===== flow/config.mk =====
export PLATFORM = sky130hd
export DESIGN_NAME = part2
export DESIGN_NICKNAME = part2
export VERILOG_FILES = /design/flow/design.v
export SDC_FILE = /design/flow/constraint.sdc
export NUM_CORES = 4
export LEC_CHECK = 0
export CAP_MARGIN = 20
export CORE_MARGIN = 2
export CORE_UTILIZATION = 63
export CTS_CLUSTER_SIZE = 100
export SLEW_MARGIN = 20

===== flow/constraint.sdc =====
create_clock -name core_clock -period 6.14 [get_ports {clock}]
set_input_delay 1.2280 -clock core_clock [delete_from_list [all_inputs] [get_ports {clock}]]
set_output_delay 1.2280 -clock core_clock [all_outputs]
set_load 0.01 [all_outputs]

===== flow/design.v =====
module part2 (
    clear,
    clock,
    digit,
    digit_valid,
    end_of_line,
    total,
    line_result
);
    input clear;
    input clock;
    input [3:0] digit;
    input digit_valid;
    input end_of_line;
    output [63:0] total;
    output [47:0] line_result;
    wire [63:0] _205;
    wire [47:0] _38;
    wire [43:0] _196;
    wire [47:0] _197;
    wire [47:0] _193;
    wire [47:0] _186;
    wire [47:0] _172;
    wire [47:0] _158;
    wire [47:0] _144;
    wire [47:0] _130;
    wire [47:0] _116;
    wire [47:0] _102;
    wire [47:0] _88;
    wire [47:0] _74;
    wire [47:0] _60;
    wire vdd;
    wire _3;
    wire _5;
    wire [47:0] _49;
    wire [3:0] _7;
    wire [47:0] _45;
    wire _46;
    wire _47;
    wire [47:0] _50;
    wire [47:0] _52;
    wire [47:0] _8;
    reg [47:0] _43;
    wire [47:0] _9;
    wire [95:0] _57;
    wire [47:0] _58;
    wire [47:0] _61;
    wire _62;
    wire _63;
    wire [47:0] _64;
    wire [47:0] _66;
    wire [47:0] _10;
    reg [47:0] _55;
    wire [47:0] _11;
    wire [95:0] _71;
    wire [47:0] _72;
    wire [47:0] _75;
    wire _76;
    wire _77;
    wire [47:0] _78;
    wire [47:0] _80;
    wire [47:0] _12;
    reg [47:0] _69;
    wire [47:0] _13;
    wire [95:0] _85;
    wire [47:0] _86;
    wire [47:0] _89;
    wire _90;
    wire _91;
    wire [47:0] _92;
    wire [47:0] _94;
    wire [47:0] _14;
    reg [47:0] _83;
    wire [47:0] _15;
    wire [95:0] _99;
    wire [47:0] _100;
    wire [47:0] _103;
    wire _104;
    wire _105;
    wire [47:0] _106;
    wire [47:0] _108;
    wire [47:0] _16;
    reg [47:0] _97;
    wire [47:0] _17;
    wire [95:0] _113;
    wire [47:0] _114;
    wire [47:0] _117;
    wire _118;
    wire _119;
    wire [47:0] _120;
    wire [47:0] _122;
    wire [47:0] _18;
    reg [47:0] _111;
    wire [47:0] _19;
    wire [95:0] _127;
    wire [47:0] _128;
    wire [47:0] _131;
    wire _132;
    wire _133;
    wire [47:0] _134;
    wire [47:0] _136;
    wire [47:0] _20;
    reg [47:0] _125;
    wire [47:0] _21;
    wire [95:0] _141;
    wire [47:0] _142;
    wire [47:0] _145;
    wire _146;
    wire _147;
    wire [47:0] _148;
    wire [47:0] _150;
    wire [47:0] _22;
    reg [47:0] _139;
    wire [47:0] _23;
    wire [95:0] _155;
    wire [47:0] _156;
    wire [47:0] _159;
    wire _160;
    wire _161;
    wire [47:0] _162;
    wire [47:0] _164;
    wire [47:0] _24;
    reg [47:0] _153;
    wire [47:0] _25;
    wire [95:0] _169;
    wire [47:0] _170;
    wire [47:0] _173;
    wire _174;
    wire _175;
    wire [47:0] _176;
    wire [47:0] _178;
    wire [47:0] _26;
    reg [47:0] _167;
    wire [47:0] _27;
    wire [95:0] _183;
    wire [47:0] _184;
    wire [47:0] _187;
    wire _188;
    wire _189;
    wire [47:0] _190;
    wire [47:0] _192;
    wire [47:0] _28;
    reg [47:0] _181;
    wire [47:0] _29;
    wire [95:0] _194;
    wire [47:0] _195;
    wire [47:0] _198;
    wire _199;
    wire _31;
    wire _200;
    wire [47:0] _201;
    wire _33;
    wire [47:0] _203;
    wire [47:0] _34;
    reg [47:0] _40;
    wire [15:0] _207;
    wire [63:0] _208;
    wire [63:0] _209;
    wire [63:0] _35;
    reg [63:0] _206;
    assign _205 = 64'b0000000000000000000000000000000000000000000000000000000000000000;
    assign _38 = 48'b000000000000000000000000000000000000000000000000;
    assign _196 = 44'b00000000000000000000000000000000000000000000;
    assign _197 = { _196,
                    _7 };
    assign _193 = 48'b000000000000000000000000000000000000000000001010;
    assign _186 = { _196,
                    _7 };
    assign _172 = { _196,
                    _7 };
    assign _158 = { _196,
                    _7 };
    assign _144 = { _196,
                    _7 };
    assign _130 = { _196,
                    _7 };
    assign _116 = { _196,
                    _7 };
    assign _102 = { _196,
                    _7 };
    assign _88 = { _196,
                   _7 };
    assign _74 = { _196,
                   _7 };
    assign _60 = { _196,
                   _7 };
    assign vdd = 1'b1;
    assign _3 = clear;
    assign _5 = clock;
    assign _49 = { _196,
                   _7 };
    assign _7 = digit;
    assign _45 = { _196,
                   _7 };
    assign _46 = _43 < _45;
    assign _47 = _31 & _46;
    assign _50 = _47 ? _49 : _43;
    assign _52 = _33 ? _38 : _50;
    assign _8 = _52;
    always @(posedge _5) begin
        if (_3)
            _43 <= _38;
        else
            _43 <= _8;
    end
    assign _9 = _43;
    assign _57 = _9 * _193;
    assign _58 = _57[47:0];
    assign _61 = _58 + _60;
    assign _62 = _55 < _61;
    assign _63 = _31 & _62;
    assign _64 = _63 ? _61 : _55;
    assign _66 = _33 ? _38 : _64;
    assign _10 = _66;
    always @(posedge _5) begin
        if (_3)
            _55 <= _38;
        else
            _55 <= _10;
    end
    assign _11 = _55;
    assign _71 = _11 * _193;
    assign _72 = _71[47:0];
    assign _75 = _72 + _74;
    assign _76 = _69 < _75;
    assign _77 = _31 & _76;
    assign _78 = _77 ? _75 : _69;
    assign _80 = _33 ? _38 : _78;
    assign _12 = _80;
    always @(posedge _5) begin
        if (_3)
            _69 <= _38;
        else
            _69 <= _12;
    end
    assign _13 = _69;
    assign _85 = _13 * _193;
    assign _86 = _85[47:0];
    assign _89 = _86 + _88;
    assign _90 = _83 < _89;
    assign _91 = _31 & _90;
    assign _92 = _91 ? _89 : _83;
    assign _94 = _33 ? _38 : _92;
    assign _14 = _94;
    always @(posedge _5) begin
        if (_3)
            _83 <= _38;
        else
            _83 <= _14;
    end
    assign _15 = _83;
    assign _99 = _15 * _193;
    assign _100 = _99[47:0];
    assign _103 = _100 + _102;
    assign _104 = _97 < _103;
    assign _105 = _31 & _104;
    assign _106 = _105 ? _103 : _97;
    assign _108 = _33 ? _38 : _106;
    assign _16 = _108;
    always @(posedge _5) begin
        if (_3)
            _97 <= _38;
        else
            _97 <= _16;
    end
    assign _17 = _97;
    assign _113 = _17 * _193;
    assign _114 = _113[47:0];
    assign _117 = _114 + _116;
    assign _118 = _111 < _117;
    assign _119 = _31 & _118;
    assign _120 = _119 ? _117 : _111;
    assign _122 = _33 ? _38 : _120;
    assign _18 = _122;
    always @(posedge _5) begin
        if (_3)
            _111 <= _38;
        else
            _111 <= _18;
    end
    assign _19 = _111;
    assign _127 = _19 * _193;
    assign _128 = _127[47:0];
    assign _131 = _128 + _130;
    assign _132 = _125 < _131;
    assign _133 = _31 & _132;
    assign _134 = _133 ? _131 : _125;
    assign _136 = _33 ? _38 : _134;
    assign _20 = _136;
    always @(posedge _5) begin
        if (_3)
            _125 <= _38;
        else
            _125 <= _20;
    end
    assign _21 = _125;
    assign _141 = _21 * _193;
    assign _142 = _141[47:0];
    assign _145 = _142 + _144;
    assign _146 = _139 < _145;
    assign _147 = _31 & _146;
    assign _148 = _147 ? _145 : _139;
    assign _150 = _33 ? _38 : _148;
    assign _22 = _150;
    always @(posedge _5) begin
        if (_3)
            _139 <= _38;
        else
            _139 <= _22;
    end
    assign _23 = _139;
    assign _155 = _23 * _193;
    assign _156 = _155[47:0];
    assign _159 = _156 + _158;
    assign _160 = _153 < _159;
    assign _161 = _31 & _160;
    assign _162 = _161 ? _159 : _153;
    assign _164 = _33 ? _38 : _162;
    assign _24 = _164;
    always @(posedge _5) begin
        if (_3)
            _153 <= _38;
        else
            _153 <= _24;
    end
    assign _25 = _153;
    assign _169 = _25 * _193;
    assign _170 = _169[47:0];
    assign _173 = _170 + _172;
    assign _174 = _167 < _173;
    assign _175 = _31 & _174;
    assign _176 = _175 ? _173 : _167;
    assign _178 = _33 ? _38 : _176;
    assign _26 = _178;
    always @(posedge _5) begin
        if (_3)
            _167 <= _38;
        else
            _167 <= _26;
    end
    assign _27 = _167;
    assign _183 = _27 * _193;
    assign _184 = _183[47:0];
    assign _187 = _184 + _186;
    assign _188 = _181 < _187;
    assign _189 = _31 & _188;
    assign _190 = _189 ? _187 : _181;
    assign _192 = _33 ? _38 : _190;
    assign _28 = _192;
    always @(posedge _5) begin
        if (_3)
            _181 <= _38;
        else
            _181 <= _28;
    end
    assign _29 = _181;
    assign _194 = _29 * _193;
    assign _195 = _194[47:0];
    assign _198 = _195 + _197;
    assign _199 = _40 < _198;
    assign _31 = digit_valid;
    assign _200 = _31 & _199;
    assign _201 = _200 ? _198 : _40;
    assign _33 = end_of_line;
    assign _203 = _33 ? _38 : _201;
    assign _34 = _203;
    always @(posedge _5) begin
        if (_3)
            _40 <= _38;
        else
            _40 <= _34;
    end
    assign _207 = 16'b0000000000000000;
    assign _208 = { _207,
                    _40 };
    assign _209 = _206 + _208;
    assign _35 = _209;
    always @(posedge _5) begin
        if (_3)
            _206 <= _205;
        else
            if (_33)
                _206 <= _35;
    end
    assign total = _206;
    assign line_result = _40;
endmodule

===== flow/run.sh =====
#!/bin/bash
# the make line also repeats each setting of config.mk as NAME=value (left out here)
make -C /OpenROAD-flow-scripts/flow DESIGN_CONFIG=/design/flow/config.mk WORK_HOME=/design/flow/orfs CLKGATE_MAP_FILE= finish

==> results of run 1 <==
## through the flow
stage,worst slack (ns),hold slack [ns]
6_report,-0.1966,0.4815
2_1_floorplan,-0.003972,0.4332
3_5_place_dp,-0.7707,0.4641
4_1_cts,-0.03349,0.4728
5_1_grt,-0.3942,0.5098
3_3_place_gp,-0.6126,0.4624
## routing by layer
metal  part of all wire  wire, um
met1               0.41     68180
met2               0.48     80790
met3              0.057      9585
met4              0.057      9578
met5                  0         0
## cell type report
| type | instances | area (um2) | area share |
|---|---|---|---|
| Clock inverter | 24 | 315.3 | 0.004774 |
| Sequential cell | 424 | 8544 | 0.1294 |
| Inverter | 194 | 730.7 | 0.01106 |
| Antenna cell | 2 | 5.005 | 0.00007578 |
| Timing Repair Buffer | 934 | 8358 | 0.1266 |
| Multi-Input combinational cell | 5724 | 45290 | 0.6858 |
| Clock buffer | 70 | 1458 | 0.02207 |
| Tap cell | 1070 | 1339 | 0.02027 |
## repair_timing
item	in CTS	in global routing
buffers inserted	40	81
pin swaps	63	208
cloned	8	19
endpoints found under the setup margin	215	313
hold buffers	0	0
endpoints found under the hold margin	0	0
gates resized	137	619
==> job_summary.md, run 1 <==
## PnR job results

| Metric | Value |
|---|---|
| Fin util | 0.8030 |
| Remaining DRCs | 0 |
| Crit. path cell count | 26 |
| Clk buf depth | 3 |
| Worst Path Required | 6.67 ns |
| Commonest cells post-synth | 999 x ha_1, 604 x nor2_1, 515 x a21oi_1 |
| M3 GR Usage | 0.04856 |
| Area leader, netlist | ha_1 |
| Pin count of the biggest net entering global routing | 120 |
| Worst r2r path cells | 26 |
| Crit path to | _40[2] |
| Logic gate share of total power | 0.648 |
| I/O Buffers | 119 |
| CP Max Fanout | 7 |
| AND/OR/NAND/NOR Cells, Area Fraction | 0.2051 |
| Yosys stat area | 0.05243 mm2 |
| Sw Share | 0.4437 |
| Final Hold Viols | 0 |
| Yosys warns | 1 |
| Leak pwr | 0.03065 uW |
| Crit path max-delay family | AND-OR/OR-AND gates |
| Worst-margin pin slew | 1.036 ns |
| Heaviest power group | combinational cells |
| Total Power | 20220 uW |
| Sequential share of power | 0.190 |
| Placed cells | 8204 |
| Clk pin slew, worst setup/hold paths | 0.07 ns |
| Ports | 120 |
| Failed Checks | setup timing |
| P_sw | 8972 uW |
| Post-synth seq share | 0.1619 |
| Post-Layout Inst Area | 0.06604 mm2 |
| DRT antenna net count | 0 |
| RSZ-0062 raised after global routing | yes |
| Max rail drop VDD | 0.4309 mV |
| Slowest CP cell | or4b_4 |
| WHS Path Cells | 2 |
| Crit path kind | flop to flop |
| Post-synthesis cell type count | 115 |
| First-pass GRT wire length | 254300 um |
| FP Util | 0.6375 |
| CTS tree | done |
| Pwr/cell area | 306.2 mW/mm2 |
| Seq pwr | 3850 uW |
| Worst path buffer plus inverter count | 3 |
| Min-delay src | _181[47] |
| Fill cell count | 5706 |
| P_comb | 13100 uW |
| Comb area leader | adder cells |
| Worst Hold Endpoint | _181[47] |
| Critical path origin | _181[22] |
| Root Buffer | clkbuf_16 |
| XOR/XNOR Fraction of Synth Area | 0.09055 |
| Max Transition Viols Final | 0 |
| Setup ws final | -0.1966 ns |
| Final nets | 8359 |
| Worst Hold Class | flop to flop |
| H-tree depth | 2 |
| Status | finished with violations |
| Clock share of power | 0.162 |
| Vias | 54.21k |
| GRT Total Usage | 0.3526 |
| Busiest grt layer | met2 |
| Mux share | 0.01921 |
| TNS Setup | -6.621 ns |
| Slew HR | 0.3032 |
| CP Capture Type | flop |
| Worst setup SP type | flop |
| Post-synth EDFFs | 0 |
| Synthesized area per cell | 7.950 um2 |
| Total grt overflow | 0 |
| Area grow syn2layout | 25.97% |
| Final setup viols | 86 |
| Period utilisation layout | 1.032 |
| Placed cell areas | 0.05944 mm2 |
| Commonest flop | dfxtp_1 |
| F_max | 157.8 MHz |
| Vias in the first global route | 51.42k |
| Cell area leaders | ha_1 24%, dfxtp_1 16%, xnor2_1 5.1% |
| Worst reg2reg endpoint | _40[2] |
| Worst stage delay on the critical path | 0.56 ns |
| Fin cells | 8442 |
| Clock group | 3270 uW |
| Clk latency late pin | 0.68 ns |
| R2R Path Start | _181[22] |
| GRT met2 Usage | 0.6139 |
| Max Cap Viol | 0 |
| Detailed placement HPWL | 120600 um |
| DR pass1 iterations | 6 |
| Synth Cell Area | 0.05243 mm2 |
| Vias per cell | 6.421 |
| Die X | 292.5 um |
| Core area | 0.08224 mm2 |
| Die area | 0.08554 mm2 |
| # rows | 105 |
| Cell Int Power | 11250 uW |
| Post-synth ARST share | 0 |
| Die Y | 292.5 um |
| Sink Count | 424 |
| Aoi share | 0.2427 |
| FF+latch count, synth | 424 |
| Dominant cell area share | 0.2384 |
| Most frequent cell after synthesis | ha_1 |
| Most used cell, CP | a21o_1 |
| Gate Count Post-Synth | 6594 |
| Minimum clock period | 6.337 ns |
| 1st-iter DRT viols | 3831 |
| Final WL | 168100 um |
| Ys cells | 6594 |
| Worst reg-to-reg setup slack | -0.20 ns |
| Tool warnings | 33 |
| Fa+ha+maj area frac | 0.2472 |
| Worst Skew | 0.03707 ns |
| Average wire per standard cell | 19.92 um |
| M1 GR Usage | 0.4241 |
| Antenna violations before repair | 2 |
| CP Data Arrival Time | 6.87 ns |
| GPL Wtd Cong | 0.9974 |
| Num CTS Buffers | 51 |
==> inputs of run 2 (changes only) <==
Settings changed: ABC_AREA set to 1, CELL_PAD_IN_SITES_DETAIL_PLACEMENT set to 1, CORE_ASPECT_RATIO set to 0.77, CORE_MARGIN 2 to 5, CORE_UTILIZATION 63 to 18, CTS_CLUSTER_DIAMETER set to 158, CTS_CLUSTER_SIZE 100 to 12, GPL_ROUTABILITY_DRIVEN set to 1, GPL_TIMING_DRIVEN set to 0, MAX_ROUTING_LAYER set to met4, TNS_END_PERCENT set to 65.
Clock period 6.14 ns to 5.9 ns, I/O delays scaled along.
==> run 2 against run 1 <==
The run now finishes clean. Power up 2.2%. Highest routed layer unchanged. Largest power group unchanged. Maximum frequency up 11%. Setup slack improved by 0.41 ns. Final area up 1.2%. Global-route usage shrank 22 points. Sequential power rose by 14%. Non-clock buffer count decreased by 664. Wire length up 34%. Clock power is 19% lower.
==> job_summary.md, run 2 <==
## PnR job results

| Metric | Value |
|---|---|
| Most frequent cell after synthesis | nand2_1 |
| WHS Path Cells | 2 |
| XOR/XNOR Fraction of Synth Area | 0.04408 |
| Ys cells | 9464 |
| R2R Path Start | _167[1] |
| Die Y | 509.4 um |
| Sequential share of power | 0.212 |
| Fa+ha+maj area frac | 0.2223 |
| Pwr/cell area | 309.2 mW/mm2 |
| Clock share of power | 0.128 |
| FP Util | 0.1807 |
| Fin cells | 13.91k |
| Worst Hold Class | flop to flop |
| CP Capture Type | flop |
| Root Buffer | clkbuf_16 |
| Dominant cell area share | 0.2144 |
| Yosys stat area | 0.05831 mm2 |
| Seq pwr | 4370 uW |
| First-pass GRT wire length | 350000 um |
| Hold buffers post-CTS | 0 |
| Remaining DRCs | 0 |
| Fill cell count | 41.00k |
| Logic gate share of total power | 0.661 |
| Core area | 0.3226 mm2 |
| Worst setup slack after placement | -2.023 ns |
| Final nets | 10.68k |
| Comb area leader | simple AND/OR/NAND/NOR gates |
| Area grow syn2layout | 14.62% |
| Placed cells | 13.85k |
| Minimum clock period | 5.686 ns |
| Worst reg2reg endpoint | _181[18] |
| Worst Skew | 0.03786 ns |
| Aoi share | 0.1600 |
| Synthesized area per cell | 6.161 um2 |
| Pin count of the biggest net entering global routing | 19 |
| H-tree depth | 2 |
| Max Cap Viol | 0 |
| Crit path kind | flop to flop |
| # rows | 183 |
| Worst stage delay on the critical path | 0.38 ns |
| Most used cell, CP | nand2_1 |
| Die area | 0.3355 mm2 |
| Worst-margin pin slew | 1.129 ns |
| Critical path origin | _167[1] |
| Setup ws final | 0.2139 ns |
| Clk buf depth | 3 |
| CP Max Fanout | 10 |
| Commonest flop | dfxtp_1 |
| Synth Cell Area | 0.05831 mm2 |
| Cell area leaders | ha_1 21%, nand2_1 16%, dfxtp_1 15% |
| Post-synth ARST share | 0 |
| F_max | 175.9 MHz |
| Min-delay src | _206[0] |
| Clk pin slew, worst setup/hold paths | 0.07 ns |
| Worst setup SP type | flop |
| Worst reg-to-reg setup slack | 0.21 ns |
| Die X | 658.6 um |
| P_comb | 13700 uW |
| Worst r2r path cells | 34 |
| I/O Buffers | 117 |
| Final Hold Viols | 0 |
| Worst Path Required | 6.42 ns |
| Yosys warns | 1 |
| Vias per cell | 4.607 |
| Slowest CP cell | fa_1 |
| Status | complete, no violations |
| Post-synthesis cell type count | 66 |
| Final setup viols | 0 |
| Vias | 64.10k |
| Worst path buffer plus inverter count | 8 |
| Sink Count | 424 |
| AND/OR/NAND/NOR Cells, Area Fraction | 0.3323 |
| Total grt overflow | 0 |
| Hold slack | 0.4901 ns |
| Average wire per standard cell | 16.14 um |
| Cell Int Power | 9301 uW |
| FF+latch count, synth | 424 |
| Max rail drop VDD | 0.2692 mV |
| Crit path to | _181[18] |
| Post-synth seq share | 0.1456 |
| Slew HR | 0.2473 |
| Period utilisation layout | 0.9638 |
| Worst Hold Endpoint | _206[0] |
| Ports | 120 |
| Mux share | 0 |
| Post-synth EDFFs | 0 |
| DRT antenna net count | 0 |
| CP Data Arrival Time | 6.21 ns |
| RSZ-0062 raised after global routing | yes |
| Max Transition Viols Final | 0 |
| Tool warnings | 28 |
| Detailed placement HPWL | 190600 um |
| Num CTS Buffers | 41 |
| DR pass1 iterations | 5 |
| GRT Total Usage | 0.1311 |
| Crit. path cell count | 34 |
| CTS tree | done |
| 1st-iter DRT viols | 4481 |
| GPL Wtd Cong | 0.9833 |
| Vias in the first global route | 63.67k |
| Commonest cells post-synth | 2555 x nand2_1, 1338 x inv_1, 999 x ha_1 |
| Clock group | 2640 uW |
| Heaviest power group | combinational cells |
| Final WL | 224600 um |
| Clk latency late pin | 0.65 ns |
| Leak pwr | 0.03281 uW |
| P_sw | 11370 uW |
| Area leader, netlist | ha_1 |
| Sw Share | 0.5499 |
| Gate Count Post-Synth | 9464 |
| Crit path max-delay family | simple AND/OR/NAND/NOR gates |
| Antenna violations before repair | 7 |
[run 2: cell type report]
type,instances,area [um2],area share
diodes,3,7.507,0.0001123
plain buffers,129,665.6,0.009960
clock buffers,42,1051,0.01573
clock inverters,2,25.02,0.0003744
inverters,1346,5052,0.07560
multi-input cells,7571,44770,0.6700
flip-flops and latches,424,8497,0.1271
well taps,4255,5324,0.07966
repair buffers,141,1434,0.02146
[run 2: stage by stage]
step	utilization	cell area, um2	setup TNS (ns)	total power [uW]
global route	0.2071	66830	-3.365	22340
finish	0.2071	66830	0	20670
floorplan	-	58330	0	12540
detailed placement	0.2012	64930	-455.74	17220
global placement	0.2009	64820	-596.67	16690
CTS	0.2051	66160	-0.0001776	20210
[run 2: metal layers]
metal	global-route usage	wire (um)	part of all wire
met5	-	0	0
met2	0.2004	94930	0.42
met3	0.01967	15380	0.069
met4	0.01810	3017	0.013
met1	0.1857	111200	0.50
[run 2: repair_timing]
item | in CTS | in global routing
setup buffers | 1 | 19
gates cloned | 0 | 0
pin swaps | 0 | 20
setup endpoints to repair | 312 | 285
resized | 57 | 167
==> inputs of run 3 (changes only) <==
Settings changed: ABC_AREA 1 to not set, CELL_PAD_IN_SITES_DETAIL_PLACEMENT 1 to not set, CORE_ASPECT_RATIO 0.77 to not set, CORE_MARGIN 5 to 2, CORE_UTILIZATION 18 to 27, CTS_CLUSTER_DIAMETER 158 to not set, CTS_CLUSTER_SIZE 12 to not set, GPL_ROUTABILITY_DRIVEN 1 to not set, GPL_TIMING_DRIVEN 0 to not set, MAX_ROUTING_LAYER met4 to not set, TNS_END_PERCENT 65 to not set.
Clock period 5.9 ns to 8.61 ns, I/O delays scaled along.
==> run 3 against run 2 <==
Still clean. Setup slack gained 0.88 ns. Sequential power shrank 38%. Flip-flop count did not move. Synthesized area down 10%. Via count decreased by 25%. Critical path depth fell by 9. Power decreased by 46%. Register-to-register slack better by 1.0 ns. Global-route usage increased by 0.75 points.
==> job_summary.md, run 3 <==
## PnR job results

| Metric | Value |
|---|---|
| Vias | 48.22k |
| Placed cell areas | 0.05624 mm2 |
| Fin cells | 9123 |
| Worst-margin pin slew | 0.9462 ns |
| Heaviest power group | combinational cells |
| FF+latch count, synth | 424 |
| Clk buf depth | 3 |
| Sink Count | 424 |
| Aoi share | 0.2427 |
| CP Max Fanout | 58 |
| Post-synth seq share | 0.1619 |
| Worst reg2reg endpoint | _40[32] |
| GPL Wtd Cong | 0.8867 |
| CP Capture Type | flop |
| Worst Skew | 0.06201 ns |
| Crit. path cell count | 25 |
| Synthesized area per cell | 7.950 um2 |
| Max rail drop VDD | 0.2437 mV |
| Average wire per standard cell | 15.48 um |
| DRT antenna net count | 0 |
| Post-synth EDFFs | 0 |
| Logic gate share of total power | 0.527 |
| Crit path kind | primary input to flop |
| Clk pin slew, worst setup/hold paths | 0.06 ns |
| Seq pwr | 2730 uW |
| Commonest cells post-synth | 999 x ha_1, 604 x nor2_1, 515 x a21oi_1 |
| FP Util | 0.2719 |
| Crit path to | _40[32] |
| Worst Hold Endpoint | _181[47] |
| CP Data Arrival Time | 8.06 ns |
| Comb area leader | adder cells |
| RSZ-0062 raised after global routing | no |
| Worst reg-to-reg setup slack | 1.26 ns |
| AND/OR/NAND/NOR Cells, Area Fraction | 0.2051 |
| Mux share | 0.01921 |
| Post-synthesis cell type count | 115 |
| Pwr/cell area | 192.9 mW/mm2 |
| Final setup viols | 0 |
| Final Hold Viols | 0 |
| Worst r2r path cells | 27 |
| Max Cap Viol | 0 |
| Cell area leaders | ha_1 24%, dfxtp_1 16%, xnor2_1 5.1% |
| Die Y | 444.6 um |
| Gate Count Post-Synth | 6594 |
| TNS Setup | 0 ns |
| First-pass GRT wire length | 235100 um |
| Yosys stat area | 0.05243 mm2 |
| XOR/XNOR Fraction of Synth Area | 0.09055 |
| Storage cell area | 0.008488 mm2 |
| Total grt overflow | 0 |
| Met3 Wirelength | 5183 um |
| Ports | 120 |
| P_sw | 4995 uW |
| Synth Cell Area | 0.05243 mm2 |
| Critical path origin | digit[1] |
| Setup ws final | 1.090 ns |
| Metal2 WL | 65960 um |
| Worst path buffer plus inverter count | 3 |
| Post-CTS Setup Bufs | 0 |
| Fill cell count | 20.42k |
| Minimum clock period | 7.520 ns |
| Pin count of the biggest net entering global routing | 185 |
| Met1 wire length | 66840 um |
| Clock group | 2580 uW |
| Hold buffers post-CTS | 0 |
| Worst stage delay on the critical path | 0.85 ns |
| Final WL | 141200 um |
| Gate Area | 0.04232 mm2 |
| Min-delay src | _181[47] |
| Cell Int Power | 6240 uW |
| Worst setup SP type | primary input |
| Area grow syn2layout | 11.08% |
| Dominant cell area share | 0.2384 |
| Placed cells | 9024 |
| CTS-repair resized insts | 0 |
| Commonest flop | dfxtp_1 |
| Slew HR | 0.3529 |
| F_max | 133.0 MHz |
| Top routing layer used | met5 |
| Most used cell, CP | a21o_1 |
| P_comb | 5920 uW |
| Core area | 0.1928 mm2 |
| Max Transition Viols Final | 0 |
| GRT Total Usage | 0.1386 |
| Worst setup slack after placement | 0.4786 ns |
| Post-Layout Inst Area | 0.05824 mm2 |
| Post-synth ARST share | 0 |
| Hold slack | 0.4589 ns |
| # rows | 161 |
| Sequential share of power | 0.243 |
| Crit path max-delay family | AND-OR/OR-AND gates |
| H-tree depth | 2 |
| Detailed placement HPWL | 111900 um |
| Slowest CP cell | clkdlybuf4s50_1 |
| 1st-iter DRT viols | 2299 |
| Leak pwr | 0.02588 uW |
| Yosys warns | 1 |
| Clock share of power | 0.230 |
| Root Buffer | clkbuf_16 |
| Sw Share | 0.4446 |
| R2R Path Start | _181[1] |
| DR pass1 iterations | 8 |
| Worst Path Required | 9.15 ns |
| I/O Buffers | 119 |
| Num CTS Buffers | 55 |
| WHS Path Cells | 2 |
| Clk latency late pin | 0.69 ns |
| Fa+ha+maj area frac | 0.2472 |
| Vias per cell | 5.286 |
| Final nets | 7585 |
| Worst Hold Class | flop to flop |
| Period utilisation layout | 0.8734 |
| Most frequent cell after synthesis | ha_1 |
| Die area | 0.1977 mm2 |
| Remaining DRCs | 0 |
| Status | complete, no violations |
| Vias in the first global route | 46.51k |
| Ys cells | 6594 |
| Area leader, netlist | ha_1 |
| Tool warnings | 32 |
| CTS tree | done |
| Antenna violations before repair | 4 |
| Die X | 444.6 um |
-- run 3: cell type report --
class | instances | share of cell area
Tap cell | 2526 | 0.05427
Multi-Input combinational cell | 5724 | 0.7267
Clock buffer | 68 | 0.02585
Antenna cell | 1 | 0.00004297
Sequential cell | 424 | 0.1458
Clock inverter | 30 | 0.008229
Timing Repair Buffer | 156 | 0.02668
Inverter | 194 | 0.01250
-- run 3: layer usage --
metal | GRT usage | vias to the layer above
li1 | - | 24540
met1 | 0.1812 | 22650
met2 | 0.2428 | 836
met3 | 0.01415 | 189
met4 | 0.03331 | 2
met5 | 0 | -
-- run 3: stage by stage --
stage / utilization / power (uW)
3_5_place_dp: 0.2917 / 8657
6_report: 0.3021 / 11230
4_1_cts: 0.3020 / 11330
2_1_floorplan: - / 6921
3_3_place_gp: 0.2917 / 8567
5_1_grt: 0.3021 / 12170
==> inputs of run 4 (changes only) <==
Settings changed: CORE_UTILIZATION 27 to 57, PLACE_DENSITY set to 0.39.
Clock period 8.61 ns to 5.15 ns, I/O delays scaled along.
==> run 4 against run 3 <==
The layout now fails its checks (setup timing). Utilization grew 53 points. Count of clock-buffer cells in the layout grew 4. Final area grew 30%. Sequential power grew 61%. Wire length grew 28%. Synthesized cell count is the same. Register-to-register slack lost 2.4 ns. Synthesized area is the same. Non-clock buffer count grew 1884. Highest routed layer unchanged.
==> job_summary.md, run 4 <==
## PnR job results

| Metric | Value |
|---|---|
| Status | finished with violations |
| Failed Checks | setup timing |
| Worst r2r path cells | 27 |
| Ports | 120 |
| Vias | 58.48k |
| Met3 Wirelength | 9054 um |
| Core area | 0.09139 mm2 |
| Crit path to | _181[16] |
| I/O Buffers | 119 |
| Seq pwr | 4400 uW |
| Top routing layer used | met5 |
| Clock group | 4600 uW |
| H-tree depth | 2 |
| Max rail drop VDD | 0.4825 mV |
| Remaining DRCs | 0 |
| Pwr/cell area | 342.7 mW/mm2 |
| Worst Skew | 0.02329 ns |
| Clk buf depth | 3 |
| CP Max Fanout | 9 |
| RSZ-0062 raised after global routing | yes |
| Tool warnings | 31 |
| Synth Cell Area | 0.05243 mm2 |
| Gate Count Post-Synth | 6594 |
| Average wire per standard cell | 18.67 um |
| Post-synth seq share | 0.1619 |
| Hold buffers post-CTS | 0 |
| Total Power | 25980 uW |
| Vias per cell | 6.044 |
| Worst Hold Class | flop to flop |
| Worst-margin pin slew | 1.205 ns |
| Sink Count | 424 |
| Final Hold Viols | 0 |
| Fa+ha+maj area frac | 0.2472 |
| GPL Wtd Cong | 0.9273 |
| Ys cells | 6594 |
| First-pass GRT wire length | 271800 um |
| Logic gate share of total power | 0.654 |
| Worst setup SP type | flop |
| Setup ws final | -1.134 ns |
| R2R Path Start | _167[13] |
| Fill cell count | 5855 |
| Total grt overflow | 0 |
| Clk pin slew, worst setup/hold paths | 0.06 ns |
| CP Data Arrival Time | 6.87 ns |
| Mux share | 0.01921 |
| Worst Hold Endpoint | _206[63] |
| Slowest CP cell | or4_4 |
| # rows | 111 |
| Worst stage delay on the critical path | 0.59 ns |
| DR pass1 iterations | 8 |
| Area leader, netlist | ha_1 |
| Max Transition Viols Final | 0 |
| AND/OR/NAND/NOR Cells, Area Fraction | 0.2051 |
| Commonest flop | dfxtp_1 |
| Die X | 307.3 um |
| Aoi share | 0.2427 |
| Sequential share of power | 0.169 |
| Most used cell, CP | a21o_1 |
| F_max | 159.1 MHz |
| Post-synthesis cell type count | 115 |
| Worst reg2reg endpoint | _181[16] |
| Vias in the first global route | 56.77k |
| Dominant cell area share | 0.2384 |
| Synthesized area per cell | 7.950 um2 |
| Heaviest power group | combinational cells |
| Min-delay src | _206[63] |
| Yosys stat area | 0.05243 mm2 |
| CP Capture Type | flop |
| Root Buffer | clkbuf_16 |
| P_comb | 17000 uW |
| Crit path max-delay family | AND-OR/OR-AND gates |
| Clock share of power | 0.177 |
| Max Cap Viol | 0 |
| FF+latch count, synth | 424 |
| Cell area leaders | ha_1 24%, dfxtp_1 16%, xnor2_1 5.1% |
| Commonest cells post-synth | 999 x ha_1, 604 x nor2_1, 515 x a21oi_1 |
| FP Util | 0.5737 |
| Crit. path cell count | 27 |
| Slew HR | 0.1949 |
| WHS Path Cells | 2 |
| Fin util | 0.8298 |
| Area grow syn2layout | 44.64% |
| Sw Share | 0.4194 |
| DRT antenna net count | 0 |
| Minimum clock period | 6.284 ns |
| Comb area leader | adder cells |
| Post-synth EDFFs | 0 |
| Final setup viols | 333 |
| 1st-iter DRT viols | 3731 |
| Final nets | 9470 |
| XOR/XNOR Fraction of Synth Area | 0.09055 |
| Clk latency late pin | 0.68 ns |
| Post-synth ARST share | 0 |
| Detailed placement HPWL | 126800 um |
| Num CTS Buffers | 56 |
| Critical path origin | _167[13] |
| GRT Total Usage | 0.3379 |
| Leak pwr | 0.03631 uW |
| Met1 wire length | 74150 um |
| Worst reg-to-reg setup slack | -1.13 ns |
| Worst Path Required | 5.74 ns |
| Die area | 0.09441 mm2 |
| Die Y | 307.3 um |
| Metal2 WL | 90470 um |
| Worst path buffer plus inverter count | 4 |
| Cell Int Power | 15090 uW |
| Crit path kind | flop to flop |
| Pin count of the biggest net entering global routing | 68 |
| Most frequent cell after synthesis | ha_1 |
| Period utilisation layout | 1.220 |
| Yosys warns | 1 |
| Final WL | 180700 um |
| P_sw | 10900 uW |
| Antenna violations before repair | 2 |
| CTS tree | done |
## run 4: per-stage QoR
stage | worst slack (ns) | std cells | hold slack [ns] | setup TNS (ns) | cell area [um2]
floorplan | -0.7773 | 6600 | 0.4380 | -75.30 | 54130
global placement | -1.421 | 9398 | 0.4660 | -336.33 | 68740
detailed placement | -1.544 | 9398 | 0.4716 | -370.06 | 68740
CTS | -0.8985 | 9582 | 0.4816 | -189.83 | 72830
global route | -1.329 | 9672 | 0.5119 | -328.77 | 75820
finish | -1.134 | 9676 | 0.4894 | -245.17 | 75830
## run 4: layout make-up
class | instances | area, um2 | share of cell area
tap | 1186 | 1484 | 0.01957
sequential | 424 | 8558 | 0.1129
clock inverter | 32 | 499.2 | 0.006584
inverter | 194 | 728.2 | 0.009603
timing repair buffer | 2040 | 16640 | 0.2194
antenna | 4 | 10.01 | 0.0001320
multi-input combinational | 5724 | 46320 | 0.6108
clock buffer | 72 | 1594 | 0.02102
## run 4: layer usage
layer	up-vias	track usage
met5	-	0
met4	2	0.1107
met3	532	0.03723
met2	1656	0.6192
met1	27920	0.4089
li1	28370	-
## run 4: repair_timing
item	4_1_cts	5_1_grt
setup buffers	68	71
resized	231	437
pin swaps	97	195
gates cloned	12	22
setup endpoints to repair	333	333
==> inputs of run 5 (changes only) <==
Settings changed: CORE_UTILIZATION 57 to 72, PLACE_DENSITY 0.39 to 0.66.
Clock period 5.15 ns to 6.15 ns, I/O delays scaled along.
==> run 5 against run 4 <==
The layout fails its checks (capacitance limit, slew limit, setup timing). Largest cell class unchanged. Clock skew rose by 0.013 ns. Synthesized cell count did not move. Sequential power fell by about 10%. Global-route usage rose by 9.1 points. Sequential share of layout area rose by 1.9 points. Register-to-register slack got worse by 1.5 ns. Non-clock buffer count fell by 1196. Power fell by 17%. Final cell count fell by 15%.
==> job_summary.md, run 5 <==
## PnR job results

| Metric | Value |
|---|---|
| Post-synth ARST share | 0 |
| Remaining DRCs | 0 |
| Ys cells | 6594 |
| FP Util | 0.7309 |
| Crit. path cell count | 27 |
| Minimum clock period | 8.782 ns |
| Final WL | 219000 um |
| Crit path to | _181[23] |
| XOR/XNOR Fraction of Synth Area | 0.09055 |
| Max Cap Viol | 5 |
| Slowest CP cell | a21oi_1 |
| Critical path origin | _167[7] |
| Worst-margin pin slew | 2.106 ns |
| First-pass GRT wire length | 269800 um |
| Sink Count | 424 |
| Synthesized area per cell | 7.950 um2 |
| Area grow syn2layout | 23.64% |
| Post-synth EDFFs | 0 |
| Cell area leaders | ha_1 24%, dfxtp_1 16%, xnor2_1 5.1% |
| Pwr/cell area | 331.7 mW/mm2 |
| Crit path kind | flop to flop |
| Clock share of power | 0.164 |
| R2R Path Start | _167[7] |
| AND/OR/NAND/NOR Cells, Area Fraction | 0.2051 |
| Num CTS Buffers | 53 |
| Commonest cells post-synth | 999 x ha_1, 604 x nor2_1, 515 x a21oi_1 |
| Mux share | 0.01921 |
| Sw Share | 0.4816 |
| Vias | 62.67k |
| Storage cell area | 0.008536 mm2 |
| Gate Count Post-Synth | 6594 |
| Worst Skew | 0.03677 ns |
| 1st-iter DRT viols | 10.39k |
| WHS Path Cells | 2 |
| Final setup viols | 228 |
| Post-synthesis cell type count | 115 |
| Comb area leader | adder cells |
| Die X | 273.8 um |
| Final Hold Viols | 0 |
| Core area | 0.07173 mm2 |
| Fa+ha+maj area frac | 0.2472 |
| Final nets | 8271 |
| Setup ws final | -2.632 ns |
| Min-delay src | _181[47] |
| Synth Cell Area | 0.05243 mm2 |
| Worst Hold Class | flop to flop |
| Vias per cell | 7.591 |
| Post-synth seq share | 0.1619 |
| Worst setup SP type | flop |
| Yosys warns | 1 |
| Most used cell, CP | buf_4 |
| Worst path buffer plus inverter count | 5 |
| Period utilisation layout | 1.428 |
| P_sw | 10350 uW |
| Total Power | 21500 uW |
| Worst stage delay on the critical path | 1.29 ns |
| Tool warnings | 30 |
| Die Y | 273.8 um |
| Most frequent cell after synthesis | ha_1 |
| H-tree depth | 2 |
| Logic gate share of total power | 0.653 |
| # rows | 98 |
| Vias in the first global route | 54.53k |
| Slew HR | -0.4190 |
| I/O Buffers | 119 |
| Max rail drop VDD | 0.5127 mV |
| CP Max Fanout | 25 |
| P_comb | 14000 uW |
| Placed cells | 8012 |
| Fin util | 0.9036 |
| Fin cells | 8256 |
| Leak pwr | 0.03000 uW |
| RSZ-0062 raised after global routing | yes |
| Worst setup slack after placement | -0.7696 ns |
| Total grt overflow | 0 |
| FF+latch count, synth | 424 |
| Clk latency late pin | 0.70 ns |
| Aoi share | 0.2427 |
| Clk buf depth | 3 |
| Cell Int Power | 11150 uW |
| Yosys stat area | 0.05243 mm2 |
| Heaviest power group | combinational cells |
| Hold buffers post-CTS | 0 |
| Worst reg-to-reg setup slack | -2.63 ns |
| CP Data Arrival Time | 9.35 ns |
| Failed Checks | capacitance limit, slew limit, setup timing |
| Pin count of the biggest net entering global routing | 99 |
| TNS Setup | -264.36 ns |
| CTS tree | done |
| Ports | 120 |
| Dominant cell area share | 0.2384 |
| Crit path max-delay family | AND-OR/OR-AND gates |
| GRT Total Usage | 0.4294 |
| Average wire per standard cell | 26.53 um |
| Antenna violations before repair | 26 |
| Worst r2r path cells | 27 |
| Worst Hold Endpoint | _181[47] |
| F_max | 113.9 MHz |
| Clock group | 3530 uW |
| CP Capture Type | flop |
| Detailed placement HPWL | 121300 um |
| GPL Wtd Cong | 0.9846 |
| Area leader, netlist | ha_1 |
| Status | finished with violations |
| Fill cell count | 3134 |
| Max Transition Viols Final | 13 |
| Clk pin slew, worst setup/hold paths | 0.07 ns |
| Worst Path Required | 6.71 ns |
| Seq pwr | 3940 uW |
| DR pass1 iterations | 21 |
| Root Buffer | clkbuf_16 |
| Die area | 0.07499 mm2 |
| DRT antenna net count | 0 |
| Commonest flop | dfxtp_1 |
| Sequential share of power | 0.183 |
| Gate Area | 0.04508 mm2 |
| Worst reg2reg endpoint | _181[23] |
==> run 5: area by class of cell <==
| type | instances | area share |
|---|---|---|
| inverter | 194 | 0.01123 |
| multi-input combinational | 5724 | 0.6955 |
| clock buffer | 72 | 0.02359 |
| antenna | 24 | 0.0009265 |
| timing repair buffer | 844 | 0.1139 |
| tap | 950 | 0.01834 |
| clock inverter | 24 | 0.004768 |
| sequential | 424 | 0.1317 |
==> run 5: timing repair <==
action / 4_1_cts / 5_1_grt
pin swaps: 34 / 208
gates cloned: 4 / 16
endpoints found under the setup margin: 205 / 324
setup buffers: 27 / 80
resized: 120 / 547
==> run 5: layer usage <==
layer | wire [um] | track usage | vias up
met5 | 1594 | 0 | -
met4 | 24680 | 0.2705 | 46
met3 | 29730 | 0.06868 | 2681
met2 | 91470 | 0.7434 | 5645
met1 | 71560 | 0.4923 | 28340
li1 | - | - | 25960
==> run 5: per-stage QoR <==
stage	area, um2	hold slack [ns]
2_1_floorplan	52600	0.4332
3_3_place_gp	58730	0.4621
3_5_place_dp	58720	0.4637
4_1_cts	61430	0.4787
5_1_grt	64780	0.4967
6_report	64820	0.4864
==> inputs of run 6 (changes only) <==
Clock period 6.15 ns to 6.13 ns, I/O delays scaled along.
==> run 6 against run 5 <==
Synthesized area did not move. Synthesized cell count did not move. Die area did not move. The flow now stops in 5_1_grt.
==> job_summary.md, run 6 <==
### Metrics collected by this job

| Metric | Value |
|---|---|
| Synth Cell Area | 0.05243 mm2 |
| Most frequent cell after synthesis | ha_1 |
| Die area | 0.07499 mm2 |
| Fa+ha+maj area frac | 0.2472 |
| Area leader, netlist | ha_1 |
| Hold buffers post-CTS | 0 |
| I/O Buffers | 119 |
| Ys cells | 6594 |
| Root Buffer | clkbuf_16 |
| XOR/XNOR Fraction of Synth Area | 0.09055 |
| GPL Wtd Cong | 0.9916 |
| Post-synthesis cell type count | 115 |
| Commonest cells post-synth | 999 x ha_1, 604 x nor2_1, 515 x a21oi_1 |
| AND/OR/NAND/NOR Cells, Area Fraction | 0.2051 |
| Placed cells | 7994 |
| Die X | 273.8 um |
| Yosys warns | 1 |
| Post-synth seq share | 0.1619 |
| Status | did not finish |
| FP Util | 0.7309 |
| # rows | 98 |
| Cell area leaders | ha_1 24%, dfxtp_1 16%, xnor2_1 5.1% |
| Gate Count Post-Synth | 6594 |
| Ports | 120 |
| Yosys stat area | 0.05243 mm2 |
| Comb area leader | adder cells |
| Detailed placement HPWL | 125400 um |
| Synthesized area per cell | 7.950 um2 |
| Mux share | 0.01921 |
| H-tree depth | 2 |
| Core area | 0.07173 mm2 |
| Post-synth EDFFs | 0 |
| Dominant cell area share | 0.2384 |
| Clk buf depth | 3 |
| Aoi share | 0.2427 |
| FF+latch count, synth | 424 |
| Sink Count | 424 |
| Die Y | 273.8 um |
| Post-synth ARST share | 0 |
| Commonest flop | dfxtp_1 |
| Failing step | 5_1_grt |
| Num CTS Buffers | 51 |
| Placed cell areas | 0.05856 mm2 |
[run 6: repair_timing]
| action | CTS |
|---|---|
| gates cloned | 9 |
| resized | 112 |
| endpoints found under the setup margin | 231 |
| pin swaps | 41 |
| setup buffers | 45 |
[run 6: metrics by stage]
stage / utilization / hold slack [ns] / setup WS (ns) / power [uW]
after floorplan: - / 0.4332 / -0.01197 / 9840
after global placement: 0.8165 / 0.4500 / -0.6227 / 13050
after detailed placement: 0.8164 / 0.4630 / -0.8728 / 13420
after CTS: 0.8564 / 0.4738 / -0.03791 / 17440
==> inputs of run 7 (changes only) <==
Settings changed: CORE_UTILIZATION 72 to 70, MAX_ROUTING_LAYER set to met4, PLACE_DENSITY 0.66 to not set, SETUP_SLACK_MARGIN set to 1.58.
Clock period 6.13 ns to 6.36 ns, I/O delays scaled along.
==> run 7 against run 6 <==
The layout now fails its checks (setup timing). Synthesized cell count is the same. Die area grew 2.8%. Synthesized area is the same.
==> job_summary.md, run 7 <==
## PnR job results

| Metric | Value |
|---|---|
| Most frequent cell after synthesis | ha_1 |
| Synth Cell Area | 0.05243 mm2 |
| Final setup viols | 218 |
| Detailed placement HPWL | 108200 um |
| Clock share of power | 0.171 |
| CTS tree | done |
| WHS Path Cells | 2 |
| Worst Hold Class | flop to flop |
| R2R Path Start | _167[3] |
| Die Y | 277.7 um |
| Slew HR | 0.2637 |
| XOR/XNOR Fraction of Synth Area | 0.09055 |
| Crit. path cell count | 31 |
| Status | finished with violations |
| Setup ws final | -1.026 ns |
| P_comb | 13400 uW |
| Heaviest power group | combinational cells |
| Post-synthesis cell type count | 115 |
| H-tree depth | 2 |
| Ports | 120 |
| Antenna violations before repair | 7 |
| Dominant cell area share | 0.2384 |
| Average wire per standard cell | 24.07 um |
| Tool warnings | 32 |
| DR pass1 iterations | 11 |
| Worst stage delay on the critical path | 0.86 ns |
| Comb area leader | adder cells |
| Fin util | 0.8849 |
| CP Max Fanout | 6 |
| Clock group | 3530 uW |
| Yosys warns | 1 |
| Seq pwr | 3680 uW |
| CP Data Arrival Time | 7.87 ns |
| 1st-iter DRT viols | 7468 |
| Die X | 277.7 um |
| Worst-margin pin slew | 1.098 ns |
| P_sw | 9309 uW |
| Worst reg-to-reg setup slack | -1.03 ns |
| Clk latency late pin | 0.69 ns |
| Total grt overflow | 0 |
| Area leader, netlist | ha_1 |
| Most used cell, CP | buf_6 |
| Slowest CP cell | a211oi_1 |
| F_max | 135.4 MHz |
| Crit path to | _181[12] |
| Commonest cells post-synth | 999 x ha_1, 604 x nor2_1, 515 x a21oi_1 |
| Vias in the first global route | 52.51k |
| Final WL | 194500 um |
| Min-delay src | _181[47] |
| Core area | 0.07432 mm2 |
| Period utilisation layout | 1.161 |
| Max rail drop VDD | 0.3125 mV |
| I/O Buffers | 119 |
| Post-synth seq share | 0.1619 |
| Remaining DRCs | 0 |
| CP Capture Type | flop |
| Clk pin slew, worst setup/hold paths | 0.07 ns |
| # rows | 100 |
| DRT antenna net count | 0 |
| Ys cells | 6594 |
| Aoi share | 0.2427 |
| Final Hold Viols | 0 |
| Hold buffers post-CTS | 0 |
| Worst path buffer plus inverter count | 9 |
| Worst Skew | 0.05696 ns |
| Leak pwr | 0.02970 uW |
| Vias | 58.94k |
| Synthesized area per cell | 7.950 um2 |
| Worst r2r path cells | 31 |
| First-pass GRT wire length | 258400 um |
| Fa+ha+maj area frac | 0.2472 |
| Die area | 0.07710 mm2 |
| FP Util | 0.7054 |
| Worst Hold Endpoint | _181[47] |
| Final nets | 8090 |
| Max Cap Viol | 0 |
| Sequential share of power | 0.179 |
| Num CTS Buffers | 56 |
| Worst Path Required | 6.84 ns |
| Vias per cell | 7.293 |
| Minimum clock period | 7.386 ns |
| Sw Share | 0.4519 |
| Worst reg2reg endpoint | _181[12] |
| FF+latch count, synth | 424 |
| Root Buffer | clkbuf_16 |
| Pwr/cell area | 313.3 mW/mm2 |
| Worst setup SP type | flop |
| Post-synth EDFFs | 0 |
| Placed cells | 7713 |
| Fin cells | 8082 |
| Yosys stat area | 0.05243 mm2 |
| Area grow syn2layout | 25.45% |
| Crit path kind | flop to flop |
| Post-synth ARST share | 0 |
| Sink Count | 424 |
| GRT Total Usage | 0.4027 |
| Failed Checks | setup timing |
| Commonest flop | dfxtp_1 |
| Gate Count Post-Synth | 6594 |
| Mux share | 0.01921 |
| Logic gate share of total power | 0.650 |
| Cell Int Power | 11290 uW |
| Clk buf depth | 3 |
| AND/OR/NAND/NOR Cells, Area Fraction | 0.2051 |
| Critical path origin | _167[3] |
| Max Transition Viols Final | 0 |
| Crit path max-delay family | AND-OR/OR-AND gates |
| Pin count of the biggest net entering global routing | 92 |
| GPL Wtd Cong | 0.9636 |
| RSZ-0062 raised after global routing | yes |
| Cell area leaders | ha_1 24%, dfxtp_1 16%, xnor2_1 5.1% |
run 7: metrics by stage:
stage	setup TNS, ns	instance area (um2)	power, uW	hold slack (ns)	setup WS (ns)
2_1_floorplan	0	53970	9975	0.4380	0.2930
3_3_place_gp	-14.14	57270	12240	0.4655	-0.2296
3_5_place_dp	-44.77	57270	12540	0.4651	-0.6077
4_1_cts	0	62230	18270	0.4707	0.1581
5_1_grt	-94.62	65760	21370	0.4984	-1.267
6_report	-64.88	65770	20600	0.4667	-1.026
run 7: cell type report:
cell class / instances / area, um2
tap: 969 / 1212
clock buffer: 77 / 1630
inverter: 194 / 732.0
antenna: 7 / 17.52
sequential: 424 / 8621
timing repair buffer: 660 / 6439
clock inverter: 27 / 359.1
multi-input combinational: 5724 / 46750
fill: 3520 / 8556
run 7: timing repair:
item	in CTS	in global routing
setup buffers	117	113
endpoints found under the setup margin	346	347
gates cloned	13	15
hold endpoints to repair	0	0
resized	405	508
pin swaps	156	222
run 7: metal layers:
| metal | track usage | up-vias | wire length [um] |
|---|---|---|---|
| met4 | 0.1462 | 0 | 14940 |
| met1 | 0.4961 | 27290 | 71130 |
| met2 | 0.6724 | 4408 | 86220 |
| met3 | 0.05458 | 1658 | 22250 |
| met5 | - | - | 0 |
| li1 | - | 25580 | - |
Power and IR drop assume default switching activity.
